== run 1 ==
==> flow/design.v (excerpt) <==
module cordic_pipelined(clk, z0, xn, yn);
  parameter z_width = 12; 
  parameter iter_width = 17;   
  input clk;
  input signed [z_width:0] z0;
  output reg signed [iter_width:0] xn, yn;
  parameter N = 10;  
  reg [(N-1):0] d;
  wire signed [iter_width:0] x [N:0];
  wire signed [iter_width:0] y [N:0];
  wire signed [z_width:0] z [N:0];
  reg signed [z_width:0] z_start;
  assign x[0] = 'b01_0011_0110_1110_1001;   
  assign y[0] = 0;
  assign z[0] = z_start;
  reg [(N-1):0] flip;
  wire flip_in;
  assign flip_in = ((z0[z_width]==1) && (z0 < 'h1A60)) || 
   	((z0[z_width]==0) && (z0 > 'h05A0));    
  always @ (posedge clk)
    flip <= {flip[(N-2):0], flip_in};
  always @ (flip, x[N], y[N]) begin
    if (flip[N-1]) begin    
  	xn = ~( x[N]-1 );  
	yn = ~( y[N]-1 );  
    end
    else begin		 
	xn = x[N];	 
	yn = y[N];	 
    end
  end
  always @ (z0) begin
    if (((z0[z_width]==1) && (z0 < 'h1A60)) || 
   	((z0[z_width]==0) && (z0 > 'h05A0))) begin    
	if (z0[z_width] == 1) begin 			 
	    z_start = z0 + 'hB40; 	   
	end
	else begin
	    z_start = z0 - 'hB40;	   
	end
    end
    else begin
	z_start = z0; 
    end
  end
  wire signed [z_width:0] arctan [(N-1):0];
  assign arctan[0] = 'b0_0010_1101_0000;  
  assign arctan[1] = 'b0_0001_1010_1001;  
  assign arctan[2] = 'b0_0000_1110_0000;  
  assign arctan[3] = 'b0_0000_0111_0010;  
  assign arctan[4] = 'b0_0000_0011_1001;  
  assign arctan[5] = 'b0_0000_0001_1100;  
  ...
==> flow/config.mk <==
export PLATFORM = sky130hd
export DESIGN_NAME = cordic_pipelined
export DESIGN_NICKNAME = cordic_pipelined
export VERILOG_FILES = /design/flow/design.v
export SDC_FILE = /design/flow/constraint.sdc
export NUM_CORES = 4
export LEC_CHECK = 0
export ABC_AREA = 1
export CAP_MARGIN = 5
export CELL_PAD_IN_SITES_DETAIL_PLACEMENT = 2
export CORE_ASPECT_RATIO = 1.23
export CORE_MARGIN = 2
export CORE_UTILIZATION = 52
export CTS_CLUSTER_DIAMETER = 208
export GPL_TIMING_DRIVEN = 1
export HOLD_SLACK_MARGIN = 0.21
export PLACE_DENSITY = 0.36
export SETUP_SLACK_MARGIN = 0.81
export SLEW_MARGIN = 15
==> flow/constraint.sdc <==
create_clock -name core_clock -period 6.32 [get_ports {clk}]
set_input_delay 1.2640 -clock core_clock [delete_from_list [all_inputs] [get_ports {clk}]]
set_output_delay 1.2640 -clock core_clock [all_outputs]
set_load 0.01 [all_outputs]
run.sh (not shown) runs the stock make flow with config.mk's settings and CLKGATE_MAP_FILE=.
No final results exist for run 1, since it was stopped by error DPL-0033 during 3_5_place_dp.
Relative to run 1, the following input files were edited for run 2:
- swapping 52 for 40 in CORE_UTILIZATION
- swapping 1 for 0 in GPL_TIMING_DRIVEN
Findings:
- Run 1 → run 2: count of mapped cells out of synthesis comparable; die area now larger; die extent in y now larger; initial core utilization now smaller; parity-gate share of the synthesized area counting xor and xnor cells comparable.
- Run 2 | stages: all done | timing, DRC, antenna: all pass
- On core area, run 1 beats run 2.
- Between run 1 and run 2, floorplan row count increased.
- The placer's final routability congestion estimate number comes out higher for run 1 vs run 2.
- In run 2 the width of the chip turned out 30 um higher than in run 1.
- Run 2 against run 1: share of async-settable or async-resettable flops after synthesis held, synthesized cell area about even.
### run 2 -> run 3
- HOLD_SLACK_MARGIN now -0.1, was 0.21
- CORE_ASPECT_RATIO no longer set, was 1.23
- SETUP_SLACK_MARGIN no longer set, was 0.81
- GPL_TIMING_DRIVEN no longer set, was 0
- PLACE_DENSITY now 0.79, was 0.36
- ABC_AREA no longer set, was 1
- CTS_CLUSTER_SIZE now 62, previously not set
- CORE_UTILIZATION now 71, was 40
- CELL_PAD_IN_SITES_DETAIL_PLACEMENT no longer set, was 2
- CTS_CLUSTER_DIAMETER no longer set, was 208
- SLEW_MARGIN now 20, was 15
- CAP_MARGIN now 20, was 5
- the clock period (ns, I/O delays scaled along) now 3.69, was 6.32
==> comparison <==
- [diff] total number of vias, run 3 relative to run 2: improvement
- Taking run 2 as the reference point, the synthesized area of run 3 falls by 1.0%.
- Diff run 2 -> run 3: required time at the worst-slack endpoint went down, summed area of non-filler cells in the final layout went down, post-synth net total went down, global-route usage went up.
- Length of routed met2 wiring: run 3 vs run 2 down 33%
- Run 3 reports a lower area of the die than run 2 does.
- Between run 3 and run 2, largest stage delay on the critical path is higher for run 2, run 3 comes in under that.
Modified inputs, run 4 compared to run 3
- clearing HOLD_SLACK_MARGIN, which used to be -0.1
- clearing CTS_CLUSTER_SIZE, which used to be 62
- putting CTS_CLUSTER_DIAMETER at 141 where nothing was set
- clearing PLACE_DENSITY, which used to be 0.79
- swapping 71 for 66 in CORE_UTILIZATION
- swapping 3.69 for 3.32 in the clock period (ns, I/O delays scaled along)
==> comparison <==
In run 4 the implementation completed, yet the final layout does not meet the checks, the culprit being negative setup slack.
Run 4 has less setup slack than run 3.
Synthesized cell count came out exactly the same in run 3 and run 4.
Compared with run 3, run 4 degrades slack of the worst reg-to-reg path.
Run 4: global-route usage is 1.1 points lower than what run 3 reported.
Via count (lower): run 3
Between run 3 and run 4, the part of the cycle the worst path needs is higher for run 4.
Run 3 → run 4: critical path depth increased by 4 relative to the old numbers, half-perimeter wire length after placement grew by about 4.3%, number of nets in the layout went up by about 6%.
The lower floorplan die width came out of run 3.

The RTL this note starts from:
==> flow/design.v <==
`timescale 1ns/100ps
module cordic_stage(clk, x_i, y_i, z_i, x_o, y_o, z_o, arctan);
  parameter z_width = 12; 
  parameter iter_width = 17;  	 
  parameter i=0;  		 
  input signed [z_width:0] arctan;
  input clk;
  input signed [iter_width:0] x_i, y_i;
  input signed [z_width:0] z_i;
  output [iter_width:0] x_o, y_o;
  output [z_width:0] z_o;
  reg d;
  reg signed [iter_width:0] x_o, x_next;
  reg signed [iter_width:0] y_o, y_next;
  reg signed [z_width:0] z_o, z_next;
  always @ (posedge clk)
    begin
      x_o <= x_next;
      y_o <= y_next;
      z_o <= z_next; 
    end
  always @(*)
    begin    
      d = (z_i[11] == 0) ? 0 : 1;
      if(d == 0) begin
        x_next = x_i - (y_i >>> i);
        y_next = y_i + (x_i >>> i);
        z_next = z_i - arctan;
      end
      else begin
        x_next = x_i + (y_i >>> i);
        y_next = y_i - (x_i >>> i);
        z_next = z_i + arctan;
      end
  end
endmodule
`timescale 1ns/100ps
module cordic_pipelined(clk, z0, xn, yn);
  parameter z_width = 12; 
  parameter iter_width = 17;   
  input clk;
  input signed [z_width:0] z0;
  output reg signed [iter_width:0] xn, yn;
  parameter N = 10;  
  reg [(N-1):0] d;
  wire signed [iter_width:0] x [N:0];
  wire signed [iter_width:0] y [N:0];
  wire signed [z_width:0] z [N:0];
  reg signed [z_width:0] z_start;
  assign x[0] = 'b01_0011_0110_1110_1001;   
  assign y[0] = 0;
  assign z[0] = z_start;
  reg [(N-1):0] flip;
  wire flip_in;
  assign flip_in = ((z0[z_width]==1) && (z0 < 'h1A60)) || 
   	((z0[z_width]==0) && (z0 > 'h05A0));    
  always @ (posedge clk)
    flip <= {flip[(N-2):0], flip_in};
  always @ (flip, x[N], y[N]) begin
    if (flip[N-1]) begin    
  	xn = ~( x[N]-1 );  
	yn = ~( y[N]-1 );  
    end
    else begin		 
	xn = x[N];	 
	yn = y[N];	 
    end
  end
  always @ (z0) begin
    if (((z0[z_width]==1) && (z0 < 'h1A60)) || 
   	((z0[z_width]==0) && (z0 > 'h05A0))) begin    
	if (z0[z_width] == 1) begin 			 
	    z_start = z0 + 'hB40; 	   
	end
	else begin
	    z_start = z0 - 'hB40;	   
	end
    end
    else begin
	z_start = z0; 
    end
  end
  wire signed [z_width:0] arctan [(N-1):0];
  assign arctan[0] = 'b0_0010_1101_0000;  
  assign arctan[1] = 'b0_0001_1010_1001;  
  assign arctan[2] = 'b0_0000_1110_0000;  
  assign arctan[3] = 'b0_0000_0111_0010;  
  assign arctan[4] = 'b0_0000_0011_1001;  
  assign arctan[5] = 'b0_0000_0001_1100;  
  assign arctan[6] = 'b0_0000_0000_1110;  
  assign arctan[7] = 'b0_0000_0000_0111;  
  assign arctan[8] = 'b0_0000_0000_0011;  
  assign arctan[9] = 'b0_0000_0000_0001;  
  genvar i;
  generate
    for(i=0; i<N; i=i+1)
      begin: stage_generate
        cordic_stage #(.i(i)) stage_i
        (
          .clk(clk), 
          .x_i(x[i]), .x_o(x[i+1]), 
          .y_i(y[i]), .y_o(y[i+1]), 
          .z_i(z[i]), .z_o(z[i+1]),
          .arctan(arctan[i])
        );
      end
  endgenerate
endmodule
==> flow/config.mk <==
export PLATFORM = sky130hd
export DESIGN_NAME = cordic_pipelined
export DESIGN_NICKNAME = cordic_pipelined
export VERILOG_FILES = /design/flow/design.v
export SDC_FILE = /design/flow/constraint.sdc
export NUM_CORES = 4
export LEC_CHECK = 0
export CAP_MARGIN = 20
export CORE_MARGIN = 2
export CORE_UTILIZATION = 72
export CTS_CLUSTER_DIAMETER = 141
export PLACE_DENSITY = 0.35
export SETUP_SLACK_MARGIN = 0.96
export SLEW_MARGIN = 20
==> flow/constraint.sdc <==
create_clock -name core_clock -period 3.32 [get_ports {clk}]
set_input_delay 0.6640 -clock core_clock [delete_from_list [all_inputs] [get_ports {clk}]]
set_output_delay 0.6640 -clock core_clock [all_outputs]
set_load 0.01 [all_outputs]
The baseline aborted during 5_1_grt, error DPL-0038.
Edit:
Settings changed: CORE_UTILIZATION 72 to 40, CTS_CLUSTER_DIAMETER 141 to unset, PLACE_DENSITY 0.35 to unset, SETUP_SLACK_MARGIN 0.96 to unset.
Clock period 3.32 ns to 5.0 ns, I/O delays scaled along.
With this change the flow ran to the end with no violations.
Die size goes up by well over a third.
Synthesized area is unchanged.
Synthesized cell count does not change.
Edit:
Settings changed: CORE_UTILIZATION 40 to 64, CTS_CLUSTER_SIZE set to 62.
Clock period 5.0 ns to 3.69 ns, I/O delays scaled along.
The changed run completed with no timing, DRC or antenna violations.
Clock skew goes down by 0.022 ns.
Design area goes up slightly.
First-iteration DRC count goes up by about a fifth.
Routed wire length goes up by roughly a tenth.
Synthesized area does not change.
Non-clock buffer count goes up by 62.
Cell count goes down by a few percent.
Edit:
Settings changed: CORE_UTILIZATION 64 to 72, CTS_CLUSTER_SIZE 62 to unset, PLACE_DENSITY set to 0.67, SETUP_SLACK_MARGIN set to 0.45.
Clock period 3.69 ns to 3.54 ns, I/O delays scaled along.
Now the flow completed, yet does not pass: setup timing. Die area shrinks by roughly a tenth. Flip-flop count stays the same. Clock-buffer cell count fell by 5. Routed wire length grows by well over a third. Cell area came out higher by roughly a tenth. Hold slack hardly moves. Sequential share of layout area drops by 2.3 points. Cell count came out higher by a few percent. Via count rises by about a fifth.
Edit:
Settings changed: CORE_UTILIZATION 72 to 70, CTS_CLUSTER_SIZE set to 36, PLACE_DENSITY 0.67 to unset, SETUP_SLACK_MARGIN 0.45 to unset.
Clock period 3.54 ns to 3.62 ns, I/O delays scaled along.
Result: The changed run completed without violations; routed wire length drops by about 30%; via count shrinks by 15%; count of clock-buffer cells in the layout came out lower by 1; cell count fell by 3.9%; final area falls by about 10%; non-clock buffer count is lower by 164; worst hold slack stays flat.
Edit:
Settings changed: CORE_UTILIZATION 70 to 72, CTS_CLUSTER_DIAMETER set to 141, CTS_CLUSTER_SIZE 36 to unset, PLACE_DENSITY set to 0.35, SETUP_SLACK_MARGIN set to 0.97.
Clock period 3.62 ns to 3.32 ns, I/O delays scaled along.
The changed run died in 5_1_grt on GRT-0232.
Die size went down by 2.7%.
Area after synthesis stays the same.
Synthesized cell count is unchanged.
